## build 29
## SelectionOfAvatar
module SelectionOfAvatar(
	input [1:0] mode,
	input [5:0] userID,
	input [1:0] candidate,  
	input CLK,
	input rst,  
	output reg [1:0] ballotBoxId,
	output reg [5:0] numberOfRegisteredVoters,
	output reg [5:0] numberOfVotesWinner,  
	output reg [1:0] WinnerId,
	output reg AlreadyRegistered,
	output reg AlreadyVoted,
	output reg NotRegistered,
	output reg VotingHasNotStarted,
	output reg RegistrationHasEnded
	);
Size in the first run: ~1800 cells after synthesis, ~290 flip-flops, roughly 0.015 sq mm of cells after synthesis.
Settings: LEC_CHECK=0, CAP_MARGIN=20, CORE_MARGIN=2, CORE_UTILIZATION=40, SLEW_MARGIN=20; clock period 6.0 ns.
run.sh (not shown) runs the stock make flow with config.mk's settings and CLKGATE_MAP_FILE=.
What build 60 does differently from build 29 at the input level:
- a change of CORE_UTILIZATION from 40 to 66
- an added ABC_AREA of 1
- a change of the clock period (ns, I/O delays scaled along) from 6.0 to 4.74
[summary]
- Note that the maximum number of pins on one net before global-route repair recorded for build 29 amounts to 1.17 times the value seen in build 60.
- Against build 29, net switching power of the design in build 60 rose by more than 10%.
- For the overall power consumption, build 60 came in about 21% higher than build 29 did.
- The placer's final routability congestion estimate reported for build 60 is greater than that of build 29 by 0.092.
- Relative to build 29, the cell count measured on build 60 has increased by more than a quarter.
- Build 29 tops out at a lower clock frequency than build 60.
- Max total power per unit cell area across build 29 and build 60: build 60
- When build 60 is set beside build 29, its routed wire length turns out to be 480 microns smaller.
- The worst hold slack on build 29 is in line with that on build 60.
- The global-route usage in build 60 sits 11 points above the value recorded for build 29.
## Diff of input files: build 12 against build 60
- ABC_AREA no longer set, was 1
- CORE_UTILIZATION now 72, was 66
- the clock period (ns, I/O delays scaled along) now 6.7, was 4.74
### Flow results
- Between build 12 and build 60, it is build 12 whose final non-filler cell area is lower, by 6.1%.
- Routed wire length down 4.1% in build 12 wrt build 60
- [build 12] area occupied by multi-input gates fell 350 sq um relative to build 60
- Cmp build 60 and build 12 / final cell count / lower: build 12
- numberOfVotesWinner[4] as the critical path endpoint was reported by build 60, and numberOfVotesWinner[2] by build 12.
- Re number of instances in the placed design: build 12 is 747 down on build 60.
- For the number of global-route vias before repair, build 12 came in about 9% lower than build 60 did.

========
## build 31
SelectionOfAvatar again, from the RTL that the note above started with.
==> flow/config.mk <==
export PLATFORM = sky130hd
export DESIGN_NAME = SelectionOfAvatar
export DESIGN_NICKNAME = SelectionOfAvatar
export VERILOG_FILES = /design/flow/design.v
export SDC_FILE = /design/flow/constraint.sdc
export NUM_CORES = 4
export LEC_CHECK = 0
export ABC_AREA = 1
export CAP_MARGIN = 20
export CELL_PAD_IN_SITES_DETAIL_PLACEMENT = 1
export CELL_PAD_IN_SITES_GLOBAL_PLACEMENT = 2
export CORE_ASPECT_RATIO = 1.23
export CORE_MARGIN = 2
export CORE_UTILIZATION = 51
export CTS_CLUSTER_DIAMETER = 97
export CTS_CLUSTER_SIZE = 36
export GPL_ROUTABILITY_DRIVEN = 1
export GPL_TIMING_DRIVEN = 1
export MAX_ROUTING_LAYER = met4
export MIN_ROUTING_LAYER = met2
export PLACE_DENSITY_LB_ADDON = 0.17
export SETUP_SLACK_MARGIN = 1.31
export SLEW_MARGIN = 20
export TNS_END_PERCENT = 10
==> flow/constraint.sdc <==
create_clock -name core_clock -period 5.8 [get_ports {CLK}]
set_input_delay 1.1600 -clock core_clock [delete_from_list [all_inputs] [get_ports {CLK}]]
set_output_delay 1.1600 -clock core_clock [all_outputs]
set_load 0.01 [all_outputs]
Build 31 terminated abnormally: global placement without I/O (3_1_place_gp_skip_io) reported FLW-0024.
Input changes introduced in trial 41 (baseline for comparison: build 31):
- GPL_ROUTABILITY_DRIVEN: 1 -> unset
- CELL_PAD_IN_SITES_DETAIL_PLACEMENT: 1 -> unset
- CTS_CLUSTER_DIAMETER: 97 -> unset
- ABC_AREA: 1 -> unset
- TNS_END_PERCENT: 10 -> unset
- MAX_ROUTING_LAYER: met4 -> unset
- MIN_ROUTING_LAYER: met2 -> unset
- GPL_TIMING_DRIVEN: 1 -> unset
- CELL_PAD_IN_SITES_GLOBAL_PLACEMENT: 2 -> unset
- CTS_CLUSTER_SIZE: 36 -> unset
- CORE_ASPECT_RATIO: 1.23 -> unset
- SETUP_SLACK_MARGIN: 1.31 -> 1.22
- CORE_UTILIZATION: 51 -> 68
- PLACE_DENSITY_LB_ADDON: 0.17 -> unset
- the clock period (ns, I/O delays scaled along): 5.8 -> 4.77
Notes after the runs:
In the tables for trial 41 and build 31, floorplan core density reads higher with trial 41. When the final numbers for trial 41 and build 31 were put side by side, the full die area turned out to be smaller in trial 41. Higher post-synthesis share of cell area spent on and-or and or-and gates among trial 41 and build 31: trial 41. Fraction of the mapped netlist area in simple logic gates was lower in trial 41 than in build 31. Each of trial 41 and build 31 falls short of a clean finish. Seen in the log of trial 41: DPL-0038 during global routing (5_1_grt), after which the run never completed.
Power is estimated from default activity; no workload was simulated.
